== build 52 ==
// tt_um_control_top
module tt_um_control_top #(
  parameter ADDRW = 24,
  parameter OPCODEW = 2,
  parameter REQ_QDEPTH = 4,
  parameter COMP_QDEPTH = 4
  ) (
    input  wire       ena,       
    input  wire       clk,       
    input  wire       rst_n,     
    input  wire [7:0] ui_in, 
    output wire [7:0] uo_out, 
    input  wire [7:0] uio_in,     
    output wire [7:0] uio_out, 
    output wire [7:0] uio_oe      
);
Settings: LEC_CHECK=0, ABC_AREA=1, CAP_MARGIN=0, CORE_ASPECT_RATIO=0.99, CORE_MARGIN=2, CORE_UTILIZATION=72, CTS_CLUSTER_DIAMETER=397, CTS_CLUSTER_SIZE=15, HOLD_SLACK_MARGIN=-0.09, PLACE_DENSITY_LB_ADDON=0.03, SETUP_SLACK_MARGIN=0.77, SLEW_MARGIN=40; clock period 3.26 ns.
run.sh (not shown) runs the stock make flow with config.mk's settings and CLKGATE_MAP_FILE=.
In summary, build 52 completed successfully, with a layout that passed the timing, design-rule and antenna checks.
[inputs] trial 39 vs build 52
- PLACE_DENSITY_LB_ADDON: 0.03 -> unset
- SLEW_MARGIN: 40 -> 20
- CAP_MARGIN: 0 -> 20
- CTS_CLUSTER_SIZE: 15 -> 10
- HOLD_SLACK_MARGIN: -0.09 -> unset
- CORE_ASPECT_RATIO: 0.99 -> unset
- SETUP_SLACK_MARGIN: 0.77 -> 0.96
- the clock period (ns, I/O delays scaled along): 3.26 -> 3.27
==> results <==
Trial 39 | status: complete | timing, DRC, antenna: pass
NOTE: non-clock buffer count in trial 39 falls short of that of build 52
Higher top fanout value on the critical path was reported by trial 39, not build 52.
In terms of die size, build 52 and trial 39 differ only marginally.
The wire length of trial 39 and that of build 52 are within noise of each other.
On post-CTS setup buffer count, the higher figure sits with trial 39, not build 52.
Trial 39 gives less worst setup margin than build 52 did.
Compared with build 52, in trial 39 chip area estimate from yosys synthesis was more or less identical; CTS clock-pin slew for the worst setup and hold paths was more or less identical; proportion of power drawn by the clock network grew by 5.1 points.
Compared with build 52, in trial 39 overall power of the completed layout higher, final cell count higher.

========
Setup of v16:
Starting RTL as in the previous note.
## tt_um_control_top
module tt_um_control_top #(
  parameter ADDRW = 24,
  parameter OPCODEW = 2,
  parameter REQ_QDEPTH = 4,
  parameter COMP_QDEPTH = 4
  ) (
    input  wire       ena,       
    input  wire       clk,       
    input  wire       rst_n,     
    input  wire [7:0] ui_in, 
    output wire [7:0] uo_out, 
    input  wire [7:0] uio_in,     
    output wire [7:0] uio_out, 
    output wire [7:0] uio_oe      
);
  wire [7:0] in_bus = ui_in | uio_in;
  wire mosi = in_bus[0];
  wire spi_clk = in_bus[1];
  wire cs_n = in_bus[2];
  wire bus_ready = in_bus[3];
  wire [2:0] ack_in = in_bus[6:4];   
  wire miso;
  wire [7:0] data_bus_out;
  wire data_bus_valid;
  wire [7:0] out_bus;
  assign out_bus[0] = miso;
  assign out_bus[6:1] = data_bus_out[6:1];
  assign out_bus[7] = data_bus_valid;
  assign uio_out = out_bus;
  assign uo_out = out_bus;
  assign uio_oe = 8'b0 & {8{&{1'b0, ena, in_bus[7], data_bus_out[7], data_bus_out[0], 
                              valid, serializer_err, curr_mode_top, counter_top}}};
  localparam AES_INSTRW = 3*ADDRW + OPCODEW;
  localparam SHA_INSTRW = 2*ADDRW + OPCODEW;
  wire valid;
  wire [OPCODEW-1:0] opcode;
  wire [ADDRW-1:0] key_addr;
  wire [ADDRW-1:0] text_addr;
  wire [ADDRW-1:0] dest_addr;
  wire req_q_valid;
  deserializer #(.ADDRW(ADDRW), .OPCODEW(OPCODEW)) 
  deserializer_inst(.clk(clk), .rst_n(rst_n), .spi_clk(spi_clk), .mosi(mosi), .cs_n(cs_n), 
                    .aes_ready_in(aes_queue_ready), .sha_ready_in(sha_queue_ready), 
                    .valid(valid), .opcode(opcode), .key_addr(key_addr), .text_addr(text_addr), 
                    .dest_addr(dest_addr), .valid_out(req_q_valid));
  wire aes_fsm_ready, sha_fsm_ready;
  wire [AES_INSTRW-1:0] instr_aes;
  wire [SHA_INSTRW-1:0] instr_sha;
  wire valid_out_aes, valid_out_sha;
  wire aes_queue_ready, sha_queue_ready;
  req_queue #(.ADDRW(ADDRW), .OPCODEW(OPCODEW), .QDEPTH(REQ_QDEPTH)) 
  req_queue_inst(.clk(clk), .rst_n(rst_n), .valid_in(req_q_valid), .ready_in_aes(aes_fsm_ready), 
                 .ready_in_sha(sha_fsm_ready), .opcode(opcode), .key_addr(key_addr), .text_addr(text_addr), 
                 .dest_addr(dest_addr), .instr_aes(instr_aes), .valid_out_aes(valid_out_aes), 
  ...
Settings: LEC_CHECK=0, ABC_AREA=1, CAP_MARGIN=25, CORE_ASPECT_RATIO=0.64, CORE_MARGIN=5, CORE_UTILIZATION=40, PLACE_DENSITY=0.65, SLEW_MARGIN=20; clock period 10.0 ns.
The following lists how v50 was set up differently from v16:
- CORE_ASPECT_RATIO removed (was 0.64)
- PLACE_DENSITY removed (was 0.65)
- CAP_MARGIN changed from 25 to 20
- CORE_MARGIN changed from 5 to 2
- CORE_UTILIZATION changed from 40 to 37
- ABC_AREA removed (was 1)
- the clock period (ns, I/O delays scaled along) changed from 10.0 to 5.86
Results
- In v50, the switching part of the total power came out 3.6 points below the value in v16.
- v50 against v16: mean area per synthesized cell increased by 49% relative to the old numbers, first-iteration DRC count decreased about 33%, logic share of the area went up by 1.1 points, combinational share of power decreased 7.1 points, data required time at the worst endpoint lost 3.31 ns.
- Comparing v50 and v16, the lower largest net degree at the start of global routing was measured on v50.
- Max yosys stat chip area across v50 and v16: v16
- The area fraction in and, or, nand and nor cells after synthesis of v50 falls short of that of v16 by 11 points.
Changes in v38 relative to v50:
- CORE_UTILIZATION now 40, was 37
- the clock period (ns, I/O delays scaled along) now 10.0, was 5.86
### Flow results
As of v38, combinational power had fallen by more than a quarter compared to v50. Against v50, total number of placement rows in v38 fell by a few percent. In the tables for v38 and v50, transition at the pin with the smallest max-transition slack reads lower with v50. Minimum hold slack delta (v38 -> v50): insignificant. Total power consumption of the routed design ends up higher on v50. v50 has a higher clock power than v38. Between v50 and v38, the clock skew does not differ in any meaningful way. Cmp v38 vs v50: cell area after placement lower in v38.

========
tt_um_control_top again, from the RTL that the note above started with.
make LEC_CHECK=0 ABC_AREA=1 CAP_MARGIN=0 CORE_ASPECT_RATIO=0.51 CORE_MARGIN=2 CORE_UTILIZATION=71 CTS_CLUSTER_DIAMETER=236 HOLD_SLACK_MARGIN=-0.08 PLACE_DENSITY_LB_ADDON=0.06 SETUP_SLACK_MARGIN=1.63 SLEW_MARGIN=20 finish   # period 5.75 ns
Rerun with:
ABC_AREA = unset   (was 1)
CAP_MARGIN = 20   (was 0)
CORE_ASPECT_RATIO = unset   (was 0.51)
CTS_CLUSTER_DIAMETER = unset   (was 236)
HOLD_SLACK_MARGIN = unset   (was -0.08)
PLACE_DENSITY = 0.37   (was unset)
PLACE_DENSITY_LB_ADDON = unset   (was 0.06)
SETUP_SLACK_MARGIN = unset   (was 1.63)
clock period = 10.2 ns   (was 5.75 ns; I/O delays follow)
After rerunning: The changed run produced a clean layout; worst setup slack is better by 2700 ps; area after synthesis went down by 4.4%; die size went down by 4.5%; final area goes down by 3.5%.
Rerun with:
ABC_AREA = 1   (was unset)
CORE_UTILIZATION = 72   (was 71)
CTS_CLUSTER_DIAMETER = 225   (was unset)
PLACE_DENSITY = unset   (was 0.37)
clock period = 3.31 ns   (was 10.2 ns; I/O delays follow)
Effect: Via count grows by 29%; routed wire length grows by 12%; worst setup slack gets worse by 4300 ps; design area grows by 5.1%; non-clock buffer count grows by 52; die area grows by 3.1%; area after synthesis grows by 4.6%; register-to-register slack gets worse by 6500 ps.
Rerun with:
ABC_AREA = unset   (was 1)
CORE_UTILIZATION = 56   (was 72)
CTS_CLUSTER_DIAMETER = unset   (was 225)
=> Now the flow produced a layout that fails on setup timing. Routed wire length decreases by 7.2%. Cell area decreases by 2.1%. Sequential share of layout area increases by 1.2 points. Global-route usage decreases by 9.5 points. Area after synthesis decreases by 4.4%. Clock skew stays flat. Count of clock-buffer cells in the layout increases by 5. Utilization decreases by 16 points. Non-clock buffer count increases by 5.

========
== branch maple ==
tt_um_control_top again, from the RTL that the note above started with.
make LEC_CHECK=0 ABC_AREA=1 CAP_MARGIN=20 CELL_PAD_IN_SITES_DETAIL_PLACEMENT=1 CELL_PAD_IN_SITES_GLOBAL_PLACEMENT=3 CORE_ASPECT_RATIO=1.87 CORE_MARGIN=2 CORE_UTILIZATION=40 CTS_CLUSTER_SIZE=98 GPL_TIMING_DRIVEN=0 HOLD_SLACK_MARGIN=0.19 MAX_ROUTING_LAYER=met4 PLACE_DENSITY_LB_ADDON=0.3 SETUP_SLACK_MARGIN=2.92 SLEW_MARGIN=20 TNS_END_PERCENT=65 finish   # period 10.0 ns
Inputs modified between branch maple and branch sierra:
==> flow/config.mk <==
export PLATFORM = sky130hd
export DESIGN_NAME = tt_um_control_top
export DESIGN_NICKNAME = tt_um_control_top
export VERILOG_FILES = /design/flow/design.v
export SDC_FILE = /design/flow/constraint.sdc
export NUM_CORES = 4
export LEC_CHECK = 0
export CAP_MARGIN = 20
export CORE_MARGIN = 2
export CORE_UTILIZATION = 40
export SLEW_MARGIN = 20
==> flow/constraint.sdc <==
create_clock -name core_clock -period 5.86 [get_ports {clk}]
set_input_delay 1.1720 -clock core_clock [delete_from_list [all_inputs] [get_ports {clk}]]
set_output_delay 1.1720 -clock core_clock [all_outputs]
set_load 0.01 [all_outputs]
## What came out
branch sierra has completed all stages; timing, DRC and antenna checks passed. branch maple → branch sierra: count of cell types in the netlist went up 70%, cell count down 1790. Share of power burned in registers in branch sierra is 2.0 points above branch maple. Compared with branch maple, in branch sierra fraction of area in clock buffers and inverters shows an increase of 0.83 points, sequential share of layout area went up by 3.3 points. Max layout-stage area growth over the synthesis result across branch maple and branch sierra: branch maple. branch sierra: fraction of power spent switching nets 3.8 points below branch maple. Setup slack down 3140 ps in branch sierra wrt branch maple. The worst stage delay on the critical path reported for branch sierra is greater than that of branch maple by 190 ps. Count of final hold-check violations came out exactly the same in branch maple and branch sierra. branch sierra reports a lower area after synthesis than branch maple does.

========
tt_um_control_top again, from the RTL that the note above started with.
Settings: LEC_CHECK=0, ABC_AREA=1, CAP_MARGIN=20, CORE_ASPECT_RATIO=0.51, CORE_MARGIN=2, CORE_UTILIZATION=51, PLACE_DENSITY=0.6, SETUP_SLACK_MARGIN=0.18, SLEW_MARGIN=20; clock period 3.44 ns.
Next try:
Settings changed: CORE_ASPECT_RATIO 0.51 to default, CORE_UTILIZATION 51 to 71, PLACE_DENSITY 0.6 to default, SETUP_SLACK_MARGIN 0.18 to default.
Clock period 3.44 ns to 4.64 ns, I/O delays scaled along.
Worst setup slack improved by 0.18 ns.
Hold slack got worse by 0.22 ns.
Final area goes down by 2.5%.
Critical path depth went down by 3.
Die area falls by 28%.
Next try:
Settings changed: PLACE_DENSITY from default to 0.37, SETUP_SLACK_MARGIN from default to 1.96, TNS_END_PERCENT from default to 15.
Clock period 4.64 ns to 10.2 ns, I/O delays scaled along.
What happened: The new run produced a clean layout. Clock-buffer cell count falls by 8. Non-clock buffer count falls by 1. Setup slack gains 4.2 ns. Total power went down by 55%. Wire length came out higher by 2.3%. Critical path depth does not change. Cell count stays flat. Design area shrinks by 0.52%. Clock power fell by 55%. Clock skew rises by 0.0033 ns.
Next try:
Settings changed: CORE_UTILIZATION 71 to 58, PLACE_DENSITY 0.37 to default, PLACE_DENSITY_LB_ADDON from default to 0.14, SETUP_SLACK_MARGIN 1.96 to default, TNS_END_PERCENT 15 to default.
Clock period 10.2 ns to 5.88 ns, I/O delays scaled along.
Total power goes up by 77%.
Wire length came out lower by 0.47%.
Clock power came out higher by 88%.
Final area increases by 1.3%.
Setup slack gets worse by 3.9 ns.
Count of clock-buffer cells in the layout grows by 5.
Sequential power came out higher by 74%.
Clock skew rose by 0.0040 ns.
Register-to-register slack gets worse by 4.3 ns.

========
wip/cedar:
tt_um_control_top again, from the RTL that the note above started with.
clock: 3.26 ns
lec_check: 0
abc_area: 1
cap_margin: 20
core_aspect_ratio: 0.99
core_margin: 2
core_utilization: 72
cts_cluster_size: 15
place_density_lb_addon: 0.03
setup_slack_margin: 0.77
slew_margin: 20
Changes in wip/pepper relative to wip/cedar:
- putting HOLD_SLACK_MARGIN at 0.3 where nothing was set
- swapping 0.77 for 0.89 in SETUP_SLACK_MARGIN
- swapping 15 for 23 in CTS_CLUSTER_SIZE
- swapping 0.03 for 0.2 in PLACE_DENSITY_LB_ADDON
- clearing CORE_ASPECT_RATIO, which used to be 0.99
Notes after the runs:
The TritonCTS sink count of wip/pepper and that of wip/cedar are within noise of each other.
Looking at maximum frequency, wip/pepper sits above wip/cedar.
The die height in wip/pepper sits about 0.5% above the value recorded for wip/cedar.
From wip/cedar to wip/pepper the numbers moved as follows: number of vias per cell rose by 0.084; die area level.
wip/pepper | status: complete | timing, DRC, antenna: pass
[inputs] wip/harbor vs wip/pepper
- a deleted ABC_AREA that had been 1
- a change of CORE_UTILIZATION from 72 to 70
- a deleted PLACE_DENSITY_LB_ADDON that had been 0.2
- a deleted HOLD_SLACK_MARGIN that had been 0.3
- a deleted SETUP_SLACK_MARGIN that had been 0.89
## What came out
wip/harbor vs. wip/pepper: highest attainable clock frequency decreased by about 9% relative to the old numbers, worst hold slack -0.15 ns, fraction of area in registers increased by 2.3 points relative to the old numbers. Changes observed in wip/harbor relative to wip/pepper: met2 usage fell by 3.5 points; setup slack after layout fell by 0.30 ns. Number of signal-net inverters in the final layout, wip/harbor and wip/pepper, lower one = wip/harbor.

========
## v20
Starting RTL as in the previous note.
clock: 3.66 ns
lec_check: 0
cap_margin: 20
core_margin: 2
core_utilization: 72
cts_cluster_diameter: 66
cts_cluster_size: 14
place_density: 0.36
setup_slack_margin: 0.87
slew_margin: 20
v20 completed every stage of the flow, and the final layout passed the timing, design-rule and antenna checks.
Edits applied to the flow inputs when going from v20 to v56:
--- a/flow/config.mk
+++ b/flow/config.mk
@@ -10,5 +10 @@
-export CORE_UTILIZATION = 72
-export CTS_CLUSTER_DIAMETER = 66
-export CTS_CLUSTER_SIZE = 14
-export PLACE_DENSITY = 0.36
-export SETUP_SLACK_MARGIN = 0.87
+export CORE_UTILIZATION = 8
==> flow/constraint.sdc <==
create_clock -name core_clock -period 14.7 [get_ports {clk}]
set_input_delay 2.9400 -clock core_clock [delete_from_list [all_inputs] [get_ports {clk}]]
set_output_delay 2.9400 -clock core_clock [all_outputs]
set_load 0.01 [all_outputs]
### Flow results
- Non-clock buffer total of the final layout is lower on v56
- v56 ended up with bus_arbiter_inst.curr_mode[1]$_DFF_PN0_ as its source of the critical timing path; v20 ended up with aes_fsm_inst.state[5]$_DFF_PN0_.
- Per the comparison of v56 with v20, area fraction in xor and xnor cells essentially unchanged, sequential share of layout area decreased 8.1 points, count of clock-buffer cells in the layout increased about 38%.
Setup changes, v56 to v9
--- a/flow/config.mk
+++ b/flow/config.mk
@@ -8,0 +9 @@
+export CORE_ASPECT_RATIO = 0.7
@@ -10 +11,2 @@
-export CORE_UTILIZATION = 8
+export CORE_UTILIZATION = 71
+export PLACE_DENSITY = 0.37
==> flow/constraint.sdc <==
create_clock -name core_clock -period 9.82 [get_ports {clk}]
set_input_delay 1.9640 -clock core_clock [delete_from_list [all_inputs] [get_ports {clk}]]
set_output_delay 1.9640 -clock core_clock [all_outputs]
set_load 0.01 [all_outputs]
Findings:
- Compared to v56, the routing of v9 uses less wire.
- The worst hold slack reported for v9 is greater than that of v56 by 0.0074 ns.
- Delta (v9 minus v56): CTS buffer count now sits lower, clock latency at the later pin of the worst-skew pair stayed essentially flat.
- Delta (v9 minus v56): proportion of power drawn by combinational gates saw an increase, power of the sequential group saw an increase, global-route usage saw an increase, data arrival time of the critical path saw an increase.
What v35 does differently from v9 at the input level:
--- a/flow/config.mk
+++ b/flow/config.mk
@@ -7,0 +8 @@
+export ABC_AREA = 1
@@ -9 +9,0 @@
-export CORE_ASPECT_RATIO = 0.7
@@ -13,0 +14 @@
+export TNS_END_PERCENT = 10
==> flow/constraint.sdc <==
create_clock -name core_clock -period 7.34 [get_ports {clk}]
set_input_delay 1.4680 -clock core_clock [delete_from_list [all_inputs] [get_ports {clk}]]
set_output_delay 1.4680 -clock core_clock [all_outputs]
set_load 0.01 [all_outputs]
## What came out
Taking v9 as the reference, in v35 count of cells along the worst register-to-register path picked up an extra 1, clock network power share decreased by 3.7 points relative to the old numbers, sink count of the clock tree closely matched the old numbers, chip area in the Yosys report now sits higher, sequential share of power went down. Per the comparison of v35 with v9, logic gate share of total power increased by 4.9 points relative to the old numbers; final worst hold slack closely matched the old numbers; switching power summed over all nets increased by 1800 uW relative to the old numbers.
Changes in v32 relative to v35:
--- a/flow/config.mk
+++ b/flow/config.mk
@@ -8 +7,0 @@
-export ABC_AREA = 1
@@ -11,2 +10 @@
-export CORE_UTILIZATION = 71
-export PLACE_DENSITY = 0.37
+export CORE_UTILIZATION = 64
@@ -14 +11,0 @@
-export TNS_END_PERCENT = 10
==> flow/constraint.sdc <==
create_clock -name core_clock -period 14.7 [get_ports {clk}]
set_input_delay 2.9400 -clock core_clock [delete_from_list [all_inputs] [get_ports {clk}]]
set_output_delay 2.9400 -clock core_clock [all_outputs]
set_load 0.01 [all_outputs]
### Flow results
v32 ended with more worst slack at placement than v35. v32 ends up with a average routed wire per standard cell that is 18% higher than in v35. Total power draw: v32 < v35. For standby leakage power, dividing the value from v32 by the value from v35 gives 0.947. Max data arrival at the endpoint of the critical path across v32 and v35: v35. From v35 to v32, maximum level of the CTS H-tree did not move at all. v32 vs. v35: sequential power went down by about 56%. Via count, v32 vs v35: down by more than 10%.
--- input diff v32..v49 ---
--- a/flow/config.mk
+++ b/flow/config.mk
@@ -10 +10 @@
-export CORE_UTILIZATION = 64
+export CORE_UTILIZATION = 65
==> flow/constraint.sdc <==
create_clock -name core_clock -period 4.49 [get_ports {clk}]
set_input_delay 0.8980 -clock core_clock [delete_from_list [all_inputs] [get_ports {clk}]]
set_output_delay 0.8980 -clock core_clock [all_outputs]
set_load 0.01 [all_outputs]
| overall die area | higher: v32 |
Of the two values seen for type of the most critical hold path, input pin to asynchronous set/reset pin was produced by v49 and register to register by v32.
Compared v49 against v32; final cell area excluding filler cells within noise.
v49 falls short of v32 in worst setup slack before clock tree synthesis.
[v49] share of total power in combinational logic rose 1.9 points relative to v32
Compared with v32, v49 shows a higher routed wire length.
On v49: met3 wire length is 27% higher than what v32 gave.
Between v32 and v49, power in sequential cells increased.
Power is estimated from default activity; no workload was simulated.
